Design cardinal_router, start of the top module:
module cardinal_router 
#(
    parameter PACKET_SIZE = 64
)
(
    input clk, reset,                     
    output polarity,
    input cwsi,                          
    output cwri,                         
    input [PACKET_SIZE - 1:0] cwdi,      
    input ccwsi,                         
    output ccwri,                        
    input [PACKET_SIZE - 1:0] ccwdi,     
    input pesi,                          
    output peri,                         
    input [PACKET_SIZE - 1:0] pedi,      
    output cwso,                         
    input cwro,                          
    output [PACKET_SIZE - 1:0] cwdo,     
    output ccwso,                        
    input ccwro,                         
    output [PACKET_SIZE - 1:0] ccwdo,    
    output peso,                         
    input pero,                          
    output [PACKET_SIZE - 1:0] pedo      
);
clock: 2.86 ns
lec_check: 0
cap_margin: 20
cell_pad_in_sites_detail_placement: 0
core_margin: 2
core_utilization: 66
cts_cluster_diameter: 358
hold_slack_margin: -0.08
max_routing_layer: met5
setup_slack_margin: 0.34
slew_margin: 20
tns_end_percent: 10
run.sh (not shown) runs the stock make flow with config.mk's settings and CLKGATE_MAP_FILE=.
The baseline ran to the end with violations: negative setup slack.
==> next run, changes <==
- CELL_PAD_IN_SITES_DETAIL_PLACEMENT: 0 -> default
- CORE_UTILIZATION: 66 -> 61
- CTS_CLUSTER_DIAMETER: 358 -> default
- HOLD_SLACK_MARGIN: -0.08 -> default
- MAX_ROUTING_LAYER: met5 -> met4
- SETUP_SLACK_MARGIN: 0.34 -> default
- TNS_END_PERCENT: 10 -> default
- clock period: 2.86 -> 2.36 ns (I/O delays scaled with it)
Outcome: The changed run finished but failed the layout checks on negative setup slack. Utilization fell by 1.6 points. Power rose by 25%. Via count fell by 1.9%. Cell count rose by 3.5%. Routed wire length fell by 2.4%. Sequential power rose by 21%. Count of clock-buffer cells in the layout fell by 5.
==> next run, changes <==
- CORE_UTILIZATION: 61 -> 70
- CTS_CLUSTER_SIZE: default -> 37
- MAX_ROUTING_LAYER: met4 -> default
- clock period: 2.36 -> 2.63 ns (I/O delays scaled with it)
Result:
- The new run finished with negative setup slack left
- sequential cell count does not change
- synthesized cell count does not change
- worst setup slack improves by 0.18 ns
- global-route usage grows by 4.6 points
==> next run, changes <==
- CORE_UTILIZATION: 70 -> 66
- CTS_CLUSTER_DIAMETER: default -> 328
- CTS_CLUSTER_SIZE: 37 -> default
- clock period: 2.63 -> 2.55 ns (I/O delays scaled with it)
The changed run completed, yet does not pass: negative setup slack.
Setup slack gets worse by 0.16 ns.
Sequential power is higher by about 4%.
Power is higher by 5.2%.
First-iteration DRC count is higher by 10%.
Via count is higher by about 5.4%.
Count of clock-buffer cells in the layout is lower by 1.
Cell area is higher by about 6%.
Die area is higher by about 6%.
Sequential share of layout area is lower by 2.2 points.
Non-clock buffer count is higher by 97.
Clock power hardly moves.

========
v31:
cardinal_router again, from the RTL that the note above started with.
==> flow/design.v (excerpt) <==
module cardinal_router 
#(
    parameter PACKET_SIZE = 64
)
(
    input clk, reset,                     
    output polarity,
    input cwsi,                          
    output cwri,                         
    input [PACKET_SIZE - 1:0] cwdi,      
    input ccwsi,                         
    output ccwri,                        
    input [PACKET_SIZE - 1:0] ccwdi,     
    input pesi,                          
    output peri,                         
    input [PACKET_SIZE - 1:0] pedi,      
    output cwso,                         
    input cwro,                          
    output [PACKET_SIZE - 1:0] cwdo,     
    output ccwso,                        
    input ccwro,                         
    output [PACKET_SIZE - 1:0] ccwdo,    
    output peso,                         
    input pero,                          
    output [PACKET_SIZE - 1:0] pedo      
);
clock: 4.0 ns
lec_check: 0
cap_margin: 20
cell_pad_in_sites_global_placement: 2
core_margin: 2
core_utilization: 40
gpl_timing_driven: 1
hold_slack_margin: 0.07
slew_margin: 20
tns_end_percent: 25
v31: no failed stages, no open violations at the end
For v22, these inputs were changed with respect to v31:
- removing HOLD_SLACK_MARGIN (formerly 0.07)
- removing CELL_PAD_IN_SITES_GLOBAL_PLACEMENT (formerly 2)
- removing TNS_END_PERCENT (formerly 25)
- changing CORE_UTILIZATION from 40 to 59
- removing GPL_TIMING_DRIVEN (formerly 1)
- changing the clock period (ns, I/O delays scaled along) from 4.0 to 2.02
Notes after the runs:
- v31 completed end to end with timing, DRC and antenna clean.
- v22: flow complete, layout not clean; failing: setup timing
- Final cell count: higher on v31
- Cmp v22 vs v31: internal cell power higher in v22
- Delta (v22 minus v31): sum of overflow across all layers after global routing did not really move; worst hold slack went down; non-clock buffer count went up.
[inputs] v21 vs v22
- setting CTS_CLUSTER_SIZE to 50 for the first time
- changing CORE_UTILIZATION from 59 to 66
- changing the clock period (ns, I/O delays scaled along) from 2.02 to 2.1
Results
v21 terminated abnormally: global routing (5_1_grt) reported ODB-0269.
Hold buffer count at cts across v22 and v21: no real change.
Summary: with v22 as the reference, die area in v21 moved down by more than 10%.
Summary of v21 over v22: average instance area after synthesis level; number of buffers added for setup after CTS saw a decrease; maximum buffer depth of the clock tree comparable.
Higher worst slack at placement was reported by v21, not v22.

========
Starting RTL as in the previous note.
clock: 2.05 ns
lec_check: 0
cap_margin: 20
cell_pad_in_sites_detail_placement: 0
core_margin: 2
core_utilization: 66
cts_cluster_diameter: 358
cts_cluster_size: 43
hold_slack_margin: -0.08
max_routing_layer: met5
setup_slack_margin: 0.34
slew_margin: 20
tns_end_percent: 85
The baseline aborted during global routing.
Next try:
CELL_PAD_IN_SITES_DETAIL_PLACEMENT = unset   (was 0)
CORE_UTILIZATION = 40   (was 66)
CTS_CLUSTER_DIAMETER = unset   (was 358)
CTS_CLUSTER_SIZE = unset   (was 43)
GPL_TIMING_DRIVEN = 0   (was unset)
HOLD_SLACK_MARGIN = 0.07   (was -0.08)
MAX_ROUTING_LAYER = unset   (was met5)
SETUP_SLACK_MARGIN = unset   (was 0.34)
TNS_END_PERCENT = unset   (was 85)
clock period = 4.0 ns   (was 2.05 ns; I/O delays follow)
Outcome: With this change the flow completed and failed the layout checks on setup timing; area after synthesis is unchanged; die size climbs by 64%; synthesized cell count does not change.
Next try:
CORE_UTILIZATION = 58   (was 40)
GPL_TIMING_DRIVEN = unset   (was 0)
HOLD_SLACK_MARGIN = unset   (was 0.07)
clock period = 2.19 ns   (was 4.0 ns; I/O delays follow)
The changed run finished but failed the layout checks on setup timing.
Combinational power rises by well over a third.
Total power came out higher by well over a third.
Sequential cell count stays the same.
Count of clock-buffer cells in the layout decreases by 9.
Global-route usage is higher by 8.1 points.
Worst setup slack degrades by 0.60 ns.
Next try:
CORE_UTILIZATION = 70   (was 58)
CTS_CLUSTER_SIZE = 37   (was unset)
SETUP_SLACK_MARGIN = 0.59   (was unset)
clock period = 2.48 ns   (was 2.19 ns; I/O delays follow)
Outcome: This time the run died in global routing (DPL-0038). Area after synthesis is unchanged. Die area falls by about a fifth. Synthesized cell count stays the same.

========
job 1720:
Starting RTL as in the previous note.
Design cardinal_router, start of the top module:
module cardinal_router 
#(
    parameter PACKET_SIZE = 64
)
(
    input clk, reset,                     
    output polarity,
    input cwsi,                          
    output cwri,                         
    input [PACKET_SIZE - 1:0] cwdi,      
    input ccwsi,                         
    output ccwri,                        
    input [PACKET_SIZE - 1:0] ccwdi,     
    input pesi,                          
    output peri,                         
    input [PACKET_SIZE - 1:0] pedi,      
    output cwso,                         
    input cwro,                          
    output [PACKET_SIZE - 1:0] cwdo,     
    output ccwso,                        
    input ccwro,                         
    output [PACKET_SIZE - 1:0] ccwdo,    
    output peso,                         
    input pero,                          
    output [PACKET_SIZE - 1:0] pedo      
);
clock: 4.0 ns
lec_check: 0
cap_margin: 20
cell_pad_in_sites_detail_placement: 1
cell_pad_in_sites_global_placement: 0
core_margin: 2
core_utilization: 40
cts_cluster_size: 81
gpl_routability_driven: 0
gpl_timing_driven: 0
hold_slack_margin: 0.07
place_density_lb_addon: 0.25
setup_slack_margin: 1.03
slew_margin: 30
tns_end_percent: 50
What job 3755 does differently from job 1720 at the input level:
# job 1720
export LEC_CHECK = 0
export CAP_MARGIN = 20
export CELL_PAD_IN_SITES_DETAIL_PLACEMENT = 1
export CELL_PAD_IN_SITES_GLOBAL_PLACEMENT = 0
export CORE_MARGIN = 2
export CORE_UTILIZATION = 40
export CTS_CLUSTER_SIZE = 81
export GPL_ROUTABILITY_DRIVEN = 0
export GPL_TIMING_DRIVEN = 0
export HOLD_SLACK_MARGIN = 0.07
export PLACE_DENSITY_LB_ADDON = 0.25
export SETUP_SLACK_MARGIN = 1.03
export SLEW_MARGIN = 30
export TNS_END_PERCENT = 50
create_clock -name core_clock -period 4.0 [get_ports {clk}]
# job 3755
export LEC_CHECK = 0
export CAP_MARGIN = 20
export CELL_PAD_IN_SITES_DETAIL_PLACEMENT = 1
export CORE_MARGIN = 2
export CORE_UTILIZATION = 62
export CTS_CLUSTER_DIAMETER = 244
export GPL_ROUTABILITY_DRIVEN = 1
export PLACE_DENSITY = 0.6
export SLEW_MARGIN = 20
create_clock -name core_clock -period 4.66 [get_ports {clk}]
- Diff job 1720 -> job 3755: number of standard cells after synthesis was more or less identical; placed wire-length estimate down 14000 um; cell area after placement went down about 3%.
- Average size of a mapped cell essentially unchanged between job 1720 and job 3755.
- Height of the die for job 3755 is lower than for job 1720.
- Die area | job 3755 < job 1720
- Going from job 1720 to job 3755, pre-CTS setup slack grows by 2240 ps.
- Flow for job 3755 halted at clock tree synthesis (4_1_cts), error code DPL-0033.
--- input diff job 3755..job 2897 ---
# job 3755
export LEC_CHECK = 0
export CAP_MARGIN = 20
export CELL_PAD_IN_SITES_DETAIL_PLACEMENT = 1
export CORE_MARGIN = 2
export CORE_UTILIZATION = 62
export CTS_CLUSTER_DIAMETER = 244
export GPL_ROUTABILITY_DRIVEN = 1
export PLACE_DENSITY = 0.6
export SLEW_MARGIN = 20
create_clock -name core_clock -period 4.66 [get_ports {clk}]
# job 2897
export LEC_CHECK = 0
export CAP_MARGIN = 20
export CORE_MARGIN = 2
export CORE_UTILIZATION = 43
export SLEW_MARGIN = 20
create_clock -name core_clock -period 3.59 [get_ports {clk}]
## What came out
Taking job 3755 as the reference point, the weighted congestion at the end of routability-driven global placement of job 2897 falls by 0.046. Instance count after placement with tap cells included: higher on job 2897. Vertical die dimension in job 2897 is 20% above job 3755. In job 2897 relative to job 3755, instance area after placement had gone up slightly. Job 2897 completed; timing, DRC and antenna clean. Minimum setup slack after placement: job 2897 worse than job 3755. The area of the placeable core of job 2897 exceeds that of job 3755 by 23000 um^2.
diff inputs: job 2897 => job 4964
# job 2897
export LEC_CHECK = 0
export CAP_MARGIN = 20
export CORE_MARGIN = 2
export CORE_UTILIZATION = 43
export SLEW_MARGIN = 20
create_clock -name core_clock -period 3.59 [get_ports {clk}]
# job 4964
export LEC_CHECK = 0
export CAP_MARGIN = 20
export CORE_MARGIN = 2
export CORE_UTILIZATION = 67
export CTS_CLUSTER_SIZE = 37
export MAX_ROUTING_LAYER = met4
export SLEW_MARGIN = 20
create_clock -name core_clock -period 2.01 [get_ports {clk}]
==> comparison <==
- Job 4964 never completed, since it errored out during global routing (5_1_grt).
- Synthesized cell count came out exactly the same in job 4964 and job 2897.
- Going from job 2897 to job 4964, maximum level of the CTS H-tree shows no meaningful change; cell area after placement shows an increase of about 3%.
- In the metrics for job 4964 and job 2897, the one carrying the lower worst slack at placement is job 4964.
- Diff job 2897..job 4964 | complex-gate fraction of the synthesized area | unchanged
- Chip area: higher on job 2897
- The placed wire-length estimate after detailed placement of job 4964 was inferior to that of job 2897.
- Job 4964: floorplan die height is 55 um lower than what job 2897 reported.
- Delta (job 4964 minus job 2897): number of buffers inserted to repair setup after CTS picked up an extra 51; fraction of the core area occupied by cells at floorplan rose 25 points.

========
## exp/willow
Starting RTL as in the previous note.
==> flow/config.mk <==
export PLATFORM = sky130hd
export DESIGN_NAME = cardinal_router
export DESIGN_NICKNAME = cardinal_router
export VERILOG_FILES = /design/flow/design.v
export SDC_FILE = /design/flow/constraint.sdc
export NUM_CORES = 4
export LEC_CHECK = 0
export CAP_MARGIN = 20
export CORE_MARGIN = 2
export CORE_UTILIZATION = 70
export CTS_CLUSTER_SIZE = 37
export SETUP_SLACK_MARGIN = 0.63
export SLEW_MARGIN = 20
==> flow/constraint.sdc <==
create_clock -name core_clock -period 2.53 [get_ports {clk}]
set_input_delay 0.5060 -clock core_clock [delete_from_list [all_inputs] [get_ports {clk}]]
set_output_delay 0.5060 -clock core_clock [all_outputs]
set_load 0.01 [all_outputs]
exp/willow did not make it past clock tree synthesis (4_1_cts), where a tool error ended it.
The following lists how exp/fjord was set up differently from exp/willow:
Settings: removing SETUP_SLACK_MARGIN (formerly 0.63); changing CORE_UTILIZATION from 70 to 68.
### Flow results
Run status, exp/fjord: aborted in global routing (5_1_grt), error GRT-0232. exp/willow → exp/fjord: post-detailed-placement half-perimeter wirelength increased 240 µm; final estimated routing congestion in global placement now larger; number of standard cells reported by yosys stayed essentially flat; area of placed instances went down 1.9%. [compare] base=exp/willow new=exp/fjord: area of the chip grew by 0.0014 mm²; standard-cell row count picked up an extra about 1.3%.
### exp/fjord -> exp/ember
Settings: CORE_UTILIZATION: 68 -> 40; CTS_CLUSTER_SIZE: 37 -> unset; the clock period (ns, I/O delays scaled along): 2.53 -> 3.59.
## What came out
exp/ember: flow completed, timing, DRC and antenna clean. exp/fjord: aborted in global routing (5_1_grt) (tool error). As far as post-synth area from yosys stat goes, exp/fjord and exp/ember are indistinguishable; the numbers are identical. Summary: with exp/fjord as the reference, last weighted congestion value of the routability-driven placer in exp/ember moved down by more than 10%. Initial cell density of the core, exp/ember and exp/fjord: larger value in exp/fjord. Delta (exp/ember minus exp/fjord): quantity of I/O buffers inserted on ports did not really move, chip height went up, post-CTS resize count went down, number of flip-flops and latches in the synthesized netlist did not really move. exp/fjord → exp/ember: number of CTS-inserted buffers increased by about 10% relative to the old numbers; total die size up about 70%.
For exp/maple, these inputs were changed with respect to exp/ember:
Settings: the clock period (ns, I/O delays scaled along) changed from 3.59 to 4.0.
Findings:
Changes observed in exp/maple relative to exp/ember: fraction of area in clock buffers and inverters stayed essentially flat, worst hold slack level.
When exp/maple is set beside exp/ember, its fill cell total of the finished layout turns out to be about 1.7% larger.
Routed wire length (higher): exp/ember
Leakage power summed over all cells shrinks slightly when moving from exp/ember to exp/maple.
Relative to exp/ember, fraction of power spent switching nets has increased by 0.24 points in exp/maple.
exp/maple and exp/ember ended up with roughly the same final cell count without fillers.
exp/maple vs exp/ember: non-clock buffer share of cell area down
For the design area, exp/maple came in 250 µm² lower than exp/ember did.
Against exp/ember, exp/maple comes in 0.88% lower on non-clock buffer count.
Compare exp/ember and exp/maple | cell area after placement higher: exp/ember
[inputs] exp/onyx vs exp/maple
Settings: CTS_CLUSTER_SIZE: unset -> 37; CORE_UTILIZATION: 40 -> 68; MAX_ROUTING_LAYER: unset -> met4; the clock period (ns, I/O delays scaled along): 4.0 -> 2.61.
- exp/onyx -> stages 100% | layout checks FAIL | negative setup slack
- Per the comparison of exp/onyx with exp/maple, post-route standard cell area excluding fillers +4.9%, combinational power share +3.3 points.
- exp/onyx ended with more via count than exp/maple.
- Utilization ends up lower on exp/maple.
- exp/onyx has worst hold margin below what exp/maple had.
- Routed metal-1 wire length was lower in the run labelled exp/onyx.
- Note that the count of non-CTS buffers in the layout recorded for exp/onyx amounts to 1.3 times the value seen in exp/maple.

========
cardinal_router again, from the RTL that the note above started with.
## cardinal_router
module cardinal_router 
#(
    parameter PACKET_SIZE = 64
)
(
    input clk, reset,                     
    output polarity,
    input cwsi,                          
    output cwri,                         
    input [PACKET_SIZE - 1:0] cwdi,      
    input ccwsi,                         
    output ccwri,                        
    input [PACKET_SIZE - 1:0] ccwdi,     
    input pesi,                          
    output peri,                         
    input [PACKET_SIZE - 1:0] pedi,      
    output cwso,                         
    input cwro,                          
    output [PACKET_SIZE - 1:0] cwdo,     
    output ccwso,                        
    input ccwro,                         
    output [PACKET_SIZE - 1:0] ccwdo,    
    output peso,                         
    input pero,                          
    output [PACKET_SIZE - 1:0] pedo      
);
clock: 1.82 ns
lec_check: 0
cap_margin: 0
core_margin: 2
core_utilization: 70
cts_cluster_size: 50
hold_slack_margin: 0.29
slew_margin: 20
The baseline never finished: it broke off in global routing (DPL-0038).
Then changed:
Settings changed: ABC_AREA set to 1, SETUP_SLACK_MARGIN set to 0.48.
Clock period 1.82 ns to 1.65 ns, I/O delays scaled along.
After rerunning: The new run ended with an error in global routing on GRT-0232. Die area rises by 10%. Synthesized area rises by 10%. Synthesized cell count rises by 56%.
Then changed:
Settings changed: ABC_AREA 1 to not set, SETUP_SLACK_MARGIN 0.48 to not set.
Clock period 1.65 ns to 2.1 ns, I/O delays scaled along.
The changed run died in global routing on DPL-0038.
Synthesized area decreases by roughly a tenth.
Die area came out lower by roughly a tenth.
Synthesized cell count went down by a quarter to a third.
Then changed:
Settings changed: ABC_AREA set to 1, SETUP_SLACK_MARGIN set to 0.54.
Clock period 2.1 ns to 1.82 ns, I/O delays scaled along.
After rerunning:
- The new run died in global routing, error GRT-0232
- die area rose by 10%
- synthesized cell count is higher by 56%
- synthesized area went up by 10%
Power figures rest on the tool's default switching activity, not on a simulated workload.
